==> v2: inputs <==
## cam_pixel_labeler
module cam_pixel_labeler (
    input  logic        clk,
    input  logic        reset,
    input  logic        href,
    input  logic        vsync,
    input  logic [ 7:0] ov7670_data,
    output logic        we,
    output logic [16:0] wAddr,
    output logic [ 2:0] label_data,
    output logic        camera_dp_en,
    output logic        v_finish_camera,
    output logic [ 9:0] x_pixel_camera,
    output logic [ 9:0] y_pixel_camera
);
export LEC_CHECK = 0
export CAP_MARGIN = 20
export CORE_ASPECT_RATIO = 1.33
export CORE_MARGIN = 2
export CORE_UTILIZATION = 56
export CTS_CLUSTER_DIAMETER = 212
export CTS_CLUSTER_SIZE = 72
export MAX_ROUTING_LAYER = met4
export MIN_ROUTING_LAYER = met2
export PLACE_DENSITY_LB_ADDON = 0.21
export SLEW_MARGIN = 20
create_clock -name core_clock -period 111.0 [get_ports {clk}]
run.sh (not shown) runs the stock make flow with config.mk's settings and CLKGATE_MAP_FILE=.
==> v22 (differences from v2) <==
==> flow/config.mk (replaced) <==
export PLATFORM = sky130hd
export DESIGN_NAME = cam_pixel_labeler
export DESIGN_NICKNAME = cam_pixel_labeler
export VERILOG_FILES = /design/flow/design.v
export SDC_FILE = /design/flow/constraint.sdc
export NUM_CORES = 4
export LEC_CHECK = 0
export ABC_AREA = 1
export CAP_MARGIN = 20
export CORE_MARGIN = 2
export CORE_UTILIZATION = 60
export CTS_CLUSTER_DIAMETER = 92
export SLEW_MARGIN = 20
==> flow/constraint.sdc (replaced) <==
create_clock -name core_clock -period 86.2 [get_ports {clk}]
set_input_delay 17.2400 -clock core_clock [delete_from_list [all_inputs] [get_ports {clk}]]
set_output_delay 17.2400 -clock core_clock [all_outputs]
set_load 0.01 [all_outputs]
==> v34 (differences from v2) <==
--- a/flow/config.mk
+++ b/flow/config.mk
@@ -13,5 +13,3 @@
 export CTS_CLUSTER_SIZE = 72
 export MAX_ROUTING_LAYER = met4
-export MIN_ROUTING_LAYER = met2
-export PLACE_DENSITY_LB_ADDON = 0.21
 export SLEW_MARGIN = 20
==> flow/constraint.sdc (replaced) <==
create_clock -name core_clock -period 150.0 [get_ports {clk}]
set_input_delay 30.0000 -clock core_clock [delete_from_list [all_inputs] [get_ports {clk}]]
set_output_delay 30.0000 -clock core_clock [all_outputs]
set_load 0.01 [all_outputs]
==> flow_summary.yaml <==
# flow metrics
floorplanning:
  coreArea_sq_um: 42340
critical_path:
  timing.rr.end: "U_OV7670_MemController.v_counter[7]"
  crit_buf_inv: 28
outcome:
  status: "no timing/DRC/antenna violations"
[end of results for v34]
==> flow_summary.yaml <==
# flow metrics
drt:
  antenna-diode-count: 0
synthesis:
  synth_top_area_share_pct: 15.70
  top_cells_by_count: "301 x ha_1, 277 x nand2_1, 248 x nor2_1"
critical_path:
  crit_family: "AND-OR/OR-AND gates"
outcome:
  status: "no timing/DRC/antenna violations"
floorplanning:
  coreArea_sq_um: 42340
[end of results for v2]
==> flow_summary.yaml <==
# flow metrics
layout:
  signal_buffers: 227
outcome:
  status: "no timing/DRC/antenna violations"
floorplanning:
  coreArea_sq_um: 44030
critical_path:
  crit_buf_inv: 87
  timing.rr.end: "U_OV7670_MemController.v_counter[9]"
[end of results for v22]

========
==> wip/harbor: inputs <==
cam_pixel_labeler again, from the RTL that the note above started with.
clock: 49.5 ns
lec_check: 0
abc_area: 1
cap_margin: 20
core_aspect_ratio: 0.5
core_margin: 2
core_utilization: 69
cts_cluster_diameter: 373
cts_cluster_size: 98
place_density: 0.4
setup_slack_margin: 4.3
slew_margin: 20
tns_end_percent: 5
==> wip/willow: changes against wip/harbor <==
==> flow/config.mk (replaced) <==
export PLATFORM = sky130hd
export DESIGN_NAME = cam_pixel_labeler
export DESIGN_NICKNAME = cam_pixel_labeler
export VERILOG_FILES = /design/flow/design.v
export SDC_FILE = /design/flow/constraint.sdc
export NUM_CORES = 4
export LEC_CHECK = 0
export CAP_MARGIN = 20
export CORE_MARGIN = 2
export CORE_UTILIZATION = 70
export CTS_CLUSTER_SIZE = 41
export SLEW_MARGIN = 20
export TNS_END_PERCENT = 5
==> flow/constraint.sdc (replaced) <==
create_clock -name core_clock -period 126.0 [get_ports {clk}]
set_input_delay 25.2000 -clock core_clock [delete_from_list [all_inputs] [get_ports {clk}]]
set_output_delay 25.2000 -clock core_clock [all_outputs]
set_load 0.01 [all_outputs]
==> Table 3: Implementation characteristics <==
Physical design parameters

Parameter                              Value

Floorplanning
  Floorplan utilization    71.4%
  Standard cell core area    33600 um^2

Logic synthesis
  Cell Area, Synth    24000 um^2
  Dominant kind of combinational cell    AND-OR/OR-AND gates
  Max-area cell share    15.7%
  Net count after synthesis    3529
  Syn avg cell area    7.53 um^2

Status
  Run status  no timing/DRC/antenna violations
[end of results for wip/willow]
==> Table 3: Implementation characteristics <==
Summary of implementation characteristics

Parameter                              Value

Logic synthesis
  Dominant kind of combinational cell    simple AND/OR/NAND/NOR gates
  Syn avg cell area    5.79 um^2
  Net count after synthesis    4938

Status
  Run status    did not finish
  First error message    [ERROR DPL-0038] Utilization greater than 100%, impossible to legalize
  Last step reached    3_5_place_dp
[end of results for wip/harbor]

========
==> v10 <==
cam_pixel_labeler again, from the RTL that the note above started with.
clock: 99.6 ns
lec_check: 0
cap_margin: 20
core_margin: 2
core_utilization: 71
cts_cluster_diameter: 198
cts_cluster_size: 41
max_routing_layer: met4
setup_slack_margin: 5.0
slew_margin: 20
==> v15: changes against v10 <==
- CORE_UTILIZATION: 71 -> 46
- CTS_CLUSTER_DIAMETER: 198 -> default
- CTS_CLUSTER_SIZE: 41 -> default
- MAX_ROUTING_LAYER: met4 -> default
- SETUP_SLACK_MARGIN: 5.0 -> default
==> flow/constraint.sdc (replaced) <==
create_clock -name core_clock -period 131.0 [get_ports {clk}]
set_input_delay 26.2000 -clock core_clock [delete_from_list [all_inputs] [get_ports {clk}]]
set_output_delay 26.2000 -clock core_clock [all_outputs]
set_load 0.01 [all_outputs]
==> v21: changes against v10 <==
- CORE_UTILIZATION: 71 -> 72
- SETUP_SLACK_MARGIN: 5.0 -> default
- TNS_END_PERCENT: default -> 40
==> comparison <==
v21 did not get past global routing (5_1_grt) (GRT-0232). v10 aborted during global routing (5_1_grt), error GRT-0232. v15 finished clean.
Synthesized cell count is the same in v21 and v10.
In area after synthesis, v15 and v21 do not differ.
Die size: v21 < v10 < v15.
==> figures <==
| item | v15 | v21 | v10 |
|---|---|---|---|
| Setup slack at placement | 6520 ps | -5150 ps | -4080 ps |
| Global placement routability congestion | 0.929 | 1.08 | 1.01 |
| Chip Width | 232 microns | 187 microns | 188 microns |
| Post-cts resize count | 0 | 104 | 171 |
| Post-placement cell count | 3843 | 3784 | 3776 |
| Area of the placeable core | 0.0514 sq mm | 0.0327 sq mm | 0.0334 sq mm |
| Buffers inserted by post-CTS timing repair | 0 | 152 | 320 |
| HPWL reported at the end of detailed placement | 55.5 mm | 61.2 mm | 55.7 mm |
| Vertical die dimension | 232 microns | 187 microns | 188 microns |
| Outcome | complete, no violations | did not finish | did not finish |
| Last stage reached | - | global routing (5_1_grt) | global routing (5_1_grt) |
| Die Area | 0.0540 sq mm | 0.0348 sq mm | 0.0353 sq mm |

========
==> inputs of build 3 <==
==> flow/design.v <==
`timescale 1ns / 1ps
module OV7670_MemController (
    input  logic        clk,
    input  logic        reset,
    input  logic        href,
    input  logic        vsync,
    input  logic [ 7:0] ov7670_data,
    output logic        we,
    output logic [16:0] wAddr,
    output logic [15:0] wData,
    output logic        camera_dp_en,
    output logic        v_finish_camera,
    output logic [ 9:0] x_pixel_camera,
    output logic [ 9:0] y_pixel_camera
);
    logic [15:0] pixel_data;
    logic [ 9:0] h_counter;   
    logic [ 9:0] v_counter;   
    assign wAddr = v_counter * 320 + h_counter[9:1];
    assign wData = pixel_data;
    assign x_pixel_camera = h_counter / 2;
    assign y_pixel_camera = v_counter;
    assign camera_dp_en = ((x_pixel_camera < 320) && (y_pixel_camera < 240));
    always_ff @(posedge clk, posedge reset) begin
        if (reset) begin
            h_counter  <= 0;
            pixel_data <= 0;
            we         <= 1'b0;
        end else begin
            if (href) begin
                h_counter <= h_counter + 1;
                if (h_counter[0] == 0) begin
                    pixel_data[15:8] <= ov7670_data;
                    we               <= 1'b0;
                end else begin
                    pixel_data[7:0] <= ov7670_data;
                    we              <= 1'b1;
                end
            end else begin
                h_counter <= 0;
                we        <= 1'b0;
            end
        end
    end
    always_ff @(posedge clk, posedge reset) begin
        if (reset) begin
            v_counter <= 0;
        end else begin
            if (vsync) begin
                v_counter <= 0;
            end else begin
                if (h_counter == (320 * 2 - 1)) begin
                    v_counter <= v_counter + 1;
                end
            end
        end
    end
    logic v_sync_flag;
    always_ff @(posedge clk or posedge reset) begin
        if (reset) begin
            v_sync_flag <= 0;
            v_finish_camera <= 0;
        end else if (vsync) begin
            if (!v_sync_flag) begin
                v_sync_flag <= 1;
                v_finish_camera <= 1;
            end else begin
                v_finish_camera <= 0;
            end
        end else begin
            v_sync_flag <= 0;
            v_finish_camera <= 0;
        end
    end
endmodule
module negedge_detect (
    input  logic clk,
    input  logic reset,
    input  logic x,
    output logic o_tick
);
    logic tmp_reg;
    always_ff @(posedge clk or posedge reset) begin
        if (reset) begin
            tmp_reg <= 0;
        end else begin
            tmp_reg <= x;
        end
    end
    assign o_tick = (~x) & tmp_reg;
endmodule
`timescale 1ns / 1ps
module rgb_to_hsv (
    input  logic [4:0] r_data,
    input  logic [5:0] g_data,
    input  logic [4:0] b_data,
    output logic [1:0] r_g_decision,     
    output logic [7:0] s_data,
    output logic [7:0] v_data
);
    localparam GREEN_R_MAX_THRESHOLD = 120;
    localparam GREEN_G_MIN_THRESHOLD = 180;
    localparam GREEN_B_MAX_THRESHOLD = 120;
    localparam RED_R_MIN_THRESHOLD = 190;
    localparam RED_G_MAX_THRESHOLD = 100;
    localparam RED_B_MAX_THRESHOLD = 100;
    logic [7:0] r_8b;
    logic [7:0] g_8b;
    logic [7:0] b_8b;
    logic [7:0] max_val;
    logic [7:0] min_val;
    assign r_8b = {r_data, r_data[4:2]};
    assign g_8b = {g_data, g_data[5:4]};
    assign b_8b = {b_data, b_data[4:2]};
    always_comb begin
        if ((g_8b >= GREEN_G_MIN_THRESHOLD) && (r_8b <= GREEN_R_MAX_THRESHOLD) && (b_8b <= GREEN_B_MAX_THRESHOLD)) begin
            r_g_decision = 1;
        end
        else if ((r_8b >= RED_R_MIN_THRESHOLD) && (g_8b <= RED_G_MAX_THRESHOLD) && (b_8b <= RED_B_MAX_THRESHOLD)) begin
            r_g_decision = 0;
        end else begin
            r_g_decision = 2;
        end
    end
    find_max_val U_MAX_VAL (
        .x1 (r_8b),
        .x2 (g_8b),
        .x3 (b_8b),
        .max(max_val)
    );
    find_min_val U_MIN_VAL (
        .x1 (r_8b),
        .x2 (g_8b),
        .x3 (b_8b),
        .min(min_val)
    );
    assign v_data = max_val;
    always_comb begin
        if (!max_val) begin
            s_data = 0;
        end else begin
            s_data = ((max_val - min_val) * 255) / max_val;
        end
    end
endmodule
module find_max_val (
    input  logic [7:0] x1,
    input  logic [7:0] x2,
    input  logic [7:0] x3,
    output logic [7:0] max
);
    logic [7:0] temp_max;
    assign temp_max = (x1 > x2) ? x1 : x2;
    assign max = (temp_max > x3) ? temp_max : x3;
endmodule
module find_min_val (
    input  logic [7:0] x1,
    input  logic [7:0] x2,
    input  logic [7:0] x3,
    output logic [7:0] min
);
    logic [7:0] temp_min;
    assign temp_min = (x1 < x2) ? x1 : x2;
    assign min = (temp_min < x3) ? temp_min : x3;
endmodule
`timescale 1ns / 1ps
module Label_Gen (
    input  logic [7:0] s_data,
    input  logic [7:0] v_data,
    input  logic [1:0] r_g_decision,
    output logic [2:0] label_data
);
    localparam ROAD = 0;
    localparam WALK_ROAD = 1;
    localparam BACKGROUND = 2;
    localparam CAR = 3;
    localparam HUMAN = 4;
    localparam ROAD_V_THRESHOLD = 38;
    localparam ROAD_S_THRESHOLD = 77;
    localparam WALK_V_THRESHOLD = 179;
    localparam WALK_S_THRESHOLD = 51;
    always_comb begin
        if (r_g_decision == 0) begin
            label_data = CAR;
        end 
        else if (r_g_decision == 1) begin
            label_data = HUMAN;
        end 
        else if ((v_data >= WALK_V_THRESHOLD) && (s_data <= WALK_S_THRESHOLD)) begin
            label_data = WALK_ROAD;
        end
        else if((v_data <= ROAD_V_THRESHOLD) && (s_data <= ROAD_S_THRESHOLD)) begin
            label_data = ROAD;
        end 
        else begin
            label_data = BACKGROUND;
        end
    end
endmodule
`timescale 1ns / 1ps
module cam_pixel_labeler (
    input  logic        clk,
    input  logic        reset,
    input  logic        href,
    input  logic        vsync,
    input  logic [ 7:0] ov7670_data,
    output logic        we,
    output logic [16:0] wAddr,
    output logic [ 2:0] label_data,
    output logic        camera_dp_en,
    output logic        v_finish_camera,
    output logic [ 9:0] x_pixel_camera,
    output logic [ 9:0] y_pixel_camera
);
    logic [15:0] ov7670_wData;
    logic [ 1:0] r_g_decision;
    logic [ 7:0] s_data;
    logic [ 7:0] v_data;
    OV7670_MemController U_OV7670_MemController (
        .clk            (clk),
        .reset          (reset),
        .href           (href),
        .vsync          (vsync),
        .ov7670_data    (ov7670_data),
        .we             (we),
        .wAddr          (wAddr),
        .wData          (ov7670_wData),
        .camera_dp_en   (camera_dp_en),
        .v_finish_camera(v_finish_camera),
        .x_pixel_camera (x_pixel_camera),
        .y_pixel_camera (y_pixel_camera)
    );
    rgb_to_hsv U_rgb_to_hsv (
        .r_data      (ov7670_wData[15:11]),
        .g_data      (ov7670_wData[10:5]),
        .b_data      (ov7670_wData[4:0]),
        .s_data      (s_data),
        .v_data      (v_data),
        .r_g_decision(r_g_decision)
    );
    Label_Gen U_Label_Gen (
        .r_g_decision(r_g_decision),
        .s_data      (s_data),
        .v_data      (v_data),
        .label_data  (label_data)
    );
endmodule
==> flow/run.sh <==
#!/bin/bash
# the make line also repeats each setting of config.mk as NAME=value (left out here)
make -C /OpenROAD-flow-scripts/flow DESIGN_CONFIG=/design/flow/config.mk WORK_HOME=/design/flow/orfs CLKGATE_MAP_FILE= finish
==> flow/config.mk <==
export PLATFORM = sky130hd
export DESIGN_NAME = cam_pixel_labeler
export DESIGN_NICKNAME = cam_pixel_labeler
export VERILOG_FILES = /design/flow/design.v
export SDC_FILE = /design/flow/constraint.sdc
export NUM_CORES = 4
export LEC_CHECK = 0
export ABC_AREA = 1
export CAP_MARGIN = 20
export CORE_ASPECT_RATIO = 0.5
export CORE_MARGIN = 2
export CORE_UTILIZATION = 69
export CTS_CLUSTER_DIAMETER = 251
export CTS_CLUSTER_SIZE = 98
export PLACE_DENSITY = 0.36
export SETUP_SLACK_MARGIN = 4.3
export SLEW_MARGIN = 20
export TNS_END_PERCENT = 5
==> flow/constraint.sdc <==
create_clock -name core_clock -period 49.5 [get_ports {clk}]
set_input_delay 9.9000 -clock core_clock [delete_from_list [all_inputs] [get_ports {clk}]]
set_output_delay 9.9000 -clock core_clock [all_outputs]
set_load 0.01 [all_outputs]
==> inputs of build 24, as changes to build 3 <==
==> flow/config.mk (replaced) <==
export PLATFORM = sky130hd
export DESIGN_NAME = cam_pixel_labeler
export DESIGN_NICKNAME = cam_pixel_labeler
export VERILOG_FILES = /design/flow/design.v
export SDC_FILE = /design/flow/constraint.sdc
export NUM_CORES = 4
export LEC_CHECK = 0
export CAP_MARGIN = 20
export CORE_MARGIN = 2
export CORE_UTILIZATION = 71
export CTS_CLUSTER_DIAMETER = 198
export CTS_CLUSTER_SIZE = 41
export MAX_ROUTING_LAYER = met4
export SLEW_MARGIN = 20
==> flow/constraint.sdc (replaced) <==
create_clock -name core_clock -period 99.6 [get_ports {clk}]
set_input_delay 19.9200 -clock core_clock [delete_from_list [all_inputs] [get_ports {clk}]]
set_output_delay 19.9200 -clock core_clock [all_outputs]
set_load 0.01 [all_outputs]
==> inputs of build 56, as changes to build 3 <==
==> flow/config.mk (replaced) <==
export PLATFORM = sky130hd
export DESIGN_NAME = cam_pixel_labeler
export DESIGN_NICKNAME = cam_pixel_labeler
export VERILOG_FILES = /design/flow/design.v
export SDC_FILE = /design/flow/constraint.sdc
export NUM_CORES = 4
export LEC_CHECK = 0
export ABC_AREA = 1
export CAP_MARGIN = 20
export CORE_MARGIN = 2
export CORE_UTILIZATION = 57
export CTS_CLUSTER_DIAMETER = 390
export CTS_CLUSTER_SIZE = 96
export SLEW_MARGIN = 20
==> flow/constraint.sdc (replaced) <==
create_clock -name core_clock -period 86.2 [get_ports {clk}]
set_input_delay 17.2400 -clock core_clock [delete_from_list [all_inputs] [get_ports {clk}]]
set_output_delay 17.2400 -clock core_clock [all_outputs]
set_load 0.01 [all_outputs]
==> comparison <==
Build 3 died in detailed placement. Build 24 finished with negative setup slack left. Build 56 completed with no timing, DRC or antenna violations. Between build 24 and build 56, the lower hold slack is in build 24 (gap 0.0054 ns). Between build 56 and build 24, the lower first-iteration DRC count is in build 56 (gap about 50%, measured against build 24). In synthesized cell count, build 56 and build 3 do not differ. In count of clock-buffer cells in the layout, build 56 and build 24 do not differ.
==> figures <==
quantity                                                                            build 24                 build 3                             build 56
Endpoint of the worst-slack reg-to-reg timing path       U_OV7670_MemController.v_counter[7]                       -  U_OV7670_MemController.v_counter[9]
Init Core Util                                                                        71.90%                  70.57%                               57.42%
Final max-slew violation count                                                             0                       -                                    0
Number of non-filler instances in the completed layout                                  4001                       -                                 5363
Final worst hold slack                                                             0.4062 ns                       -                            0.4116 ns
Result of the run                                                   finished with violations  stopped before the end                       finished clean
Stage where the flow stopped                                                               -      detailed placement                                    -
Reasons for failing layout checks                                       negative setup slack                       -                                    -
Post-synthesis to final-layout area growth                                            23.02%                       -                               10.85%
DR vias                                                                                29650                       -                                29310
Clock buf count                                                                            6                       -                                    6
Area of placed instances                                                          26440 um^2                       -                           27990 um^2
Avg Synthesized Cell Area                                                         7.532 um^2              5.795 um^2                           5.795 um^2
Area fraction of clock buffers and clock inverters                                   0.4876%                       -                              0.4791%
